==> run a: inputs <==
// usb_top_level
module usb_top_level(
    input logic clk,
    input logic n_rst,
    input logic hsel,
    input logic [3:0] haddr,
    input logic [1:0] htrans,
    input logic  [1:0] hsize,
    input logic hwrite,
    input logic [31:0] hwdata,
    output logic [31:0] hrdata,
    output logic hresp,
    output logic hready,
    output logic d_mode,
    input logic d_plus_in,
    input logic d_minus_in,
    output logic d_plus_out,
    output logic d_minus_out,
    output logic [6:0] buffer_occupancy,
    output logic get_rx_data,
    output logic [3:0] tx_packet,
    output logic tx_transfer_active
);
logic [3:0] rx_packet;
logic rx_data_ready;
logic rx_transfer_active;
logic rx_error;
logic store_rx_packet_data;
logic [7:0] rx_packet_data;
logic flush;
logic [7:0] rx_data;
logic store_tx_data;
logic [7:0] tx_data;
logic clear;
logic tx_error;
logic get_tx_packet_data;
logic [7:0] tx_packet_data;
ahb_slave AHB_SLAVE(
    .clk(clk),
    .n_rst(n_rst),
    .hsel(hsel),
    .hwrite(hwrite),
    .hsize(hsize),
    .haddr(haddr),
    .htrans(htrans),
  ...
Settings: LEC_CHECK=0, ABC_AREA=0, CAP_MARGIN=30, CELL_PAD_IN_SITES_DETAIL_PLACEMENT=0, CELL_PAD_IN_SITES_GLOBAL_PLACEMENT=3, CORE_ASPECT_RATIO=0.66, CORE_MARGIN=2, CORE_UTILIZATION=34, CTS_CLUSTER_SIZE=59, GPL_ROUTABILITY_DRIVEN=1, GPL_TIMING_DRIVEN=0, MAX_ROUTING_LAYER=met5, MIN_ROUTING_LAYER=met2, PLACE_DENSITY=0.51, SETUP_SLACK_MARGIN=-0.49, SLEW_MARGIN=25, TNS_END_PERCENT=30; clock period 8.44 ns.
run.sh (not shown) runs the stock make flow with config.mk's settings and CLKGATE_MAP_FILE=.
==> inputs of run b, as changes to run a <==
==> flow/config.mk (replaced) <==
export PLATFORM = sky130hd
export DESIGN_NAME = usb_top_level
export DESIGN_NICKNAME = usb_top_level
export VERILOG_FILES = /design/flow/design.v
export SDC_FILE = /design/flow/constraint.sdc
export NUM_CORES = 4
export LEC_CHECK = 0
export CAP_MARGIN = 20
export CORE_MARGIN = 2
export CORE_UTILIZATION = 70
export CTS_CLUSTER_DIAMETER = 355
export CTS_CLUSTER_SIZE = 20
export SLEW_MARGIN = 20
==> flow/constraint.sdc (replaced) <==
create_clock -name core_clock -period 5.26 [get_ports {clk}]
set_input_delay 1.0520 -clock core_clock [delete_from_list [all_inputs] [get_ports {clk}]]
set_output_delay 1.0520 -clock core_clock [all_outputs]
set_load 0.01 [all_outputs]
==> deck_impl_summary.md <==
Run Summary

Outcome
  • Status: aborted with a tool error
  • Last stage: global routing
  • Tool Error: [ERROR GRT-0116] Global routing finished with congestion. Check the congestion regions in the DRC Viewer.

GRT
  • Grt total ovfl: 2850
  • Grt met3 use: 1.02
  • Met1 Track Usage GR: 0
  • Top Usage Layer GRT: met3

CTS
  • H-tree Lvls: 3

Die
  • Die width: 430 µm
  • DIE AREA: 0.123 mm²
  • Init Core Util: 0.342
  • Core area: 0.119 mm²

Placement
  • Placed Area: 0.0448 mm²
  • DP Wirelength: 202000 µm
  • Pre-CTS setup slack: 2250 ps
  • RePlAce Congestion: 1.28
(the above is from run a)
==> deck_impl_summary.md <==
Implementation Results

Outcome
  • Status: complete, no violations

GRT
  • Grt met3 use: 0.196
  • Met1 Track Usage GR: 0.634
  • Top Usage Layer GRT: met2
  • Grt total ovfl: 0

Placement
  • DP Wirelength: 105000 µm
  • RePlAce Congestion: 1.07
  • Placed Area: 0.0428 mm²

Die
  • DIE AREA: 0.0601 mm²
  • Init Core Util: 0.707
  • Die width: 245 µm

CTS
  • H-tree Lvls: 2

Layout
  • MI comb area: 0.0189 mm²
(the above is from run b)

========
==> inputs of build 30 <==
Starting RTL as in the previous note.
==> flow/config.mk <==
export PLATFORM = sky130hd
export DESIGN_NAME = usb_top_level
export DESIGN_NICKNAME = usb_top_level
export VERILOG_FILES = /design/flow/design.v
export SDC_FILE = /design/flow/constraint.sdc
export NUM_CORES = 4
export LEC_CHECK = 0
export ABC_AREA = 1
export CAP_MARGIN = 20
export CORE_MARGIN = 2
export CORE_UTILIZATION = 63
export CTS_CLUSTER_SIZE = 99
export SETUP_SLACK_MARGIN = 0.49
export SLEW_MARGIN = 20
==> flow/constraint.sdc <==
create_clock -name core_clock -period 3.72 [get_ports {clk}]
set_input_delay 0.7440 -clock core_clock [delete_from_list [all_inputs] [get_ports {clk}]]
set_output_delay 0.7440 -clock core_clock [all_outputs]
set_load 0.01 [all_outputs]
==> inputs of trial 45, as changes to build 30 <==
--- a/flow/config.mk
+++ b/flow/config.mk
@@ -6,9 +6,7 @@
 export NUM_CORES = 4
 export LEC_CHECK = 0
-export ABC_AREA = 1
 export CAP_MARGIN = 20
 export CORE_MARGIN = 2
-export CORE_UTILIZATION = 63
-export CTS_CLUSTER_SIZE = 99
-export SETUP_SLACK_MARGIN = 0.49
+export CORE_UTILIZATION = 45
+export SETUP_SLACK_MARGIN = -0.3
 export SLEW_MARGIN = 20
==> flow/constraint.sdc (replaced) <==
create_clock -name core_clock -period 6.66 [get_ports {clk}]
set_input_delay 1.3320 -clock core_clock [delete_from_list [all_inputs] [get_ports {clk}]]
set_output_delay 1.3320 -clock core_clock [all_outputs]
set_load 0.01 [all_outputs]
==> inputs of build 35, as changes to build 30 <==
--- a/flow/config.mk
+++ b/flow/config.mk
@@ -6,9 +6,8 @@
 export NUM_CORES = 4
 export LEC_CHECK = 0
-export ABC_AREA = 1
 export CAP_MARGIN = 20
 export CORE_MARGIN = 2
-export CORE_UTILIZATION = 63
-export CTS_CLUSTER_SIZE = 99
-export SETUP_SLACK_MARGIN = 0.49
+export CORE_UTILIZATION = 66
+export SETUP_SLACK_MARGIN = 1.17
 export SLEW_MARGIN = 20
+export TNS_END_PERCENT = 5
==> flow/constraint.sdc (replaced) <==
create_clock -name core_clock -period 4.73 [get_ports {clk}]
set_input_delay 0.9460 -clock core_clock [delete_from_list [all_inputs] [get_ports {clk}]]
set_output_delay 0.9460 -clock core_clock [all_outputs]
set_load 0.01 [all_outputs]
==> results <==
- Build 30 reached the layout checks and failed them: setup timing. Trial 45 completed without violations. Build 35 completed with no timing, DRC or antenna violations.
- Global-route usage: trial 45 is lower than build 30 (10 points).
- The lowest die area belongs to build 35, the highest to trial 45.
- The highest wire length belongs to build 35, the lowest to build 30.
- Worst hold slack: build 30 < build 35 < trial 45.

========
==> run D: inputs <==
usb_top_level again, from the RTL that the note above started with.
clock: 5.41 ns
lec_check: 0
cap_margin: 20
cell_pad_in_sites_detail_placement: 1
cell_pad_in_sites_global_placement: 0
core_margin: 2
core_utilization: 39
cts_cluster_diameter: 170
gpl_routability_driven: 0
gpl_timing_driven: 0
max_routing_layer: met4
min_routing_layer: met2
place_density: 0.93
setup_slack_margin: 0.55
slew_margin: 20
tns_end_percent: 35
==> run B: changes against run D <==
==> flow/config.mk (replaced) <==
export PLATFORM = sky130hd
export DESIGN_NAME = usb_top_level
export DESIGN_NICKNAME = usb_top_level
export VERILOG_FILES = /design/flow/design.v
export SDC_FILE = /design/flow/constraint.sdc
export NUM_CORES = 4
export LEC_CHECK = 0
export CAP_MARGIN = 20
export CORE_MARGIN = 5
export CORE_UTILIZATION = 40
export CTS_CLUSTER_SIZE = 86
export SLEW_MARGIN = 20
==> flow/constraint.sdc (replaced) <==
create_clock -name core_clock -period 10.0 [get_ports {clk}]
set_input_delay 2.0000 -clock core_clock [delete_from_list [all_inputs] [get_ports {clk}]]
set_output_delay 2.0000 -clock core_clock [all_outputs]
set_load 0.01 [all_outputs]
==> run Z: changes against run D <==
==> flow/config.mk (replaced) <==
export PLATFORM = sky130hd
export DESIGN_NAME = usb_top_level
export DESIGN_NICKNAME = usb_top_level
export VERILOG_FILES = /design/flow/design.v
export SDC_FILE = /design/flow/constraint.sdc
export NUM_CORES = 4
export LEC_CHECK = 0
export ABC_AREA = 1
export CAP_MARGIN = 20
export CORE_ASPECT_RATIO = 0.53
export CORE_MARGIN = 2
export CORE_UTILIZATION = 29
export GPL_TIMING_DRIVEN = 1
export MAX_ROUTING_LAYER = met4
export MIN_ROUTING_LAYER = met2
export PLACE_DENSITY_LB_ADDON = 0.17
export SLEW_MARGIN = 20
export TNS_END_PERCENT = 70
==> flow/constraint.sdc (replaced) <==
create_clock -name core_clock -period 4.02 [get_ports {clk}]
set_input_delay 0.8040 -clock core_clock [delete_from_list [all_inputs] [get_ports {clk}]]
set_output_delay 0.8040 -clock core_clock [all_outputs]
set_load 0.01 [all_outputs]
==> comparison table <==
| item | run B | run D | run Z |
|---|---|---|---|
| Placeable core region | 0.1014 sq mm | 0.1035 sq mm | 0.1456 sq mm |
| Number of distinct library cells after synthesis | 94 | 94 | 60 |
| Complex-gate fraction of the synthesized area | 17.79% | 17.79% | 14.27% |
| Placed cell count | 5850 | 6166 | 7728 |
| Init Core Util | 40.13% | 39.33% | 29.15% |
| Status | finished clean | did not finish | did not finish |
| Stage where the flow stopped | - | global routing (5_1_grt) | global routing (5_1_grt) |
| Yosys top cell area share | 48.07% | 48.07% | 46.10% |
| XOR Share, Synth | 0.7745% | 0.7745% | 0.3714% |
| Number of post-CTS setup repair buffers | 0 | 6 | 5 |
| Die outline height | 329.0 um | 327.1 um | 282.5 um |
| Post-synthesis chip area from yosys | 0.04071 sq mm | 0.04071 sq mm | 0.04245 sq mm |
| Average instance area after synthesis | 8.755 sq um | 8.755 sq um | 7.663 sq um |
| Share of cell area taken by muxes after synthesis | 3.949% | 3.949% | 2.063% |
| Cell with the most instances after synthesis | dfrtp_1 | dfrtp_1 | nand2_1 |

========
==> job 7964: inputs <==
Starting RTL as in the previous note.
make LEC_CHECK=0 ABC_AREA=0 CAP_MARGIN=40 CORE_ASPECT_RATIO=1.22 CORE_MARGIN=2 CORE_UTILIZATION=60 CTS_CLUSTER_SIZE=20 GPL_ROUTABILITY_DRIVEN=1 GPL_TIMING_DRIVEN=1 SETUP_SLACK_MARGIN=0.2 SLEW_MARGIN=30 finish   # period 4.9 ns
==> job 2815 (differences from job 7964) <==
==> flow/config.mk (replaced) <==
export PLATFORM = sky130hd
export DESIGN_NAME = usb_top_level
export DESIGN_NICKNAME = usb_top_level
export VERILOG_FILES = /design/flow/design.v
export SDC_FILE = /design/flow/constraint.sdc
export NUM_CORES = 4
export LEC_CHECK = 0
export ABC_AREA = 1
export CAP_MARGIN = 40
export CORE_ASPECT_RATIO = 1.22
export CORE_MARGIN = 2
export CORE_UTILIZATION = 72
export CTS_CLUSTER_DIAMETER = 248
export CTS_CLUSTER_SIZE = 73
export GPL_ROUTABILITY_DRIVEN = 1
export GPL_TIMING_DRIVEN = 1
export PLACE_DENSITY = 0.88
export SETUP_SLACK_MARGIN = 0.94
export SLEW_MARGIN = 10
==> flow/constraint.sdc (replaced) <==
create_clock -name core_clock -period 3.24 [get_ports {clk}]
set_input_delay 0.6480 -clock core_clock [delete_from_list [all_inputs] [get_ports {clk}]]
set_output_delay 0.6480 -clock core_clock [all_outputs]
set_load 0.01 [all_outputs]
==> job 9805 (differences from job 7964) <==
==> flow/config.mk (replaced) <==
export PLATFORM = sky130hd
export DESIGN_NAME = usb_top_level
export DESIGN_NICKNAME = usb_top_level
export VERILOG_FILES = /design/flow/design.v
export SDC_FILE = /design/flow/constraint.sdc
export NUM_CORES = 4
export LEC_CHECK = 0
export CAP_MARGIN = 20
export CORE_MARGIN = 2
export CORE_UTILIZATION = 44
export SLEW_MARGIN = 20
==> flow/constraint.sdc (replaced) <==
create_clock -name core_clock -period 11.3 [get_ports {clk}]
set_input_delay 2.2600 -clock core_clock [delete_from_list [all_inputs] [get_ports {clk}]]
set_output_delay 2.2600 -clock core_clock [all_outputs]
set_load 0.01 [all_outputs]
==> comparison table <==
Result of the run: job 9805 complete, no violations; job 2815 stopped before the end; job 7964 complete, no violations
Last stage reached: job 9805 -; job 2815 global routing; job 7964 -
Multi-input combinational cell area: job 9805 0.01899 mm2; job 2815 -; job 7964 0.01893 mm2
Timing endpoint of the critical path: job 9805 buffer_occupancy[6]; job 2815 -; job 7964 buffer_occupancy[1]
Tally of unique sky130hd cells used after synthesis: job 9805 94; job 2815 60; job 7964 94
Area after detailed placement: job 9805 0.04268 mm2; job 2815 0.04690 mm2; job 7964 0.04362 mm2
Register-to-register setup slack: job 9805 6540 ps; job 2815 -; job 7964 590 ps
Clk tree area frac: job 9805 7.102%; job 2815 -; job 7964 6.226%
Worst Path Arrival: job 9805 4690 ps; job 2815 -; job 7964 3510 ps
Cell Count Post-Placement: job 9805 5670; job 2815 6559; job 7964 5538
Number of hold violations in the final report: job 9805 0; job 2815 -; job 7964 0
Synthesized cell area: job 9805 0.04071 mm2; job 2815 0.04245 mm2; job 7964 0.04071 mm2
Total setup violations reported at the end of the flow: job 9805 0; job 2815 -; job 7964 0
Setup Skew: job 9805 27.01 ps; job 2815 -; job 7964 28.71 ps
Horizontal die dimension: job 9805 308.2 um; job 2815 223.8 um; job 7964 239.8 um
Gate Count Post-Synth: job 9805 4650; job 2815 5540; job 7964 4650
Sequential cell count of the final layout: job 9805 809; job 2815 -; job 7964 809
Worst Hold Slack: job 9805 356.3 ps; job 2815 -; job 7964 277.6 ps
OpenROAD warning count: job 9805 48; job 2815 -; job 7964 51
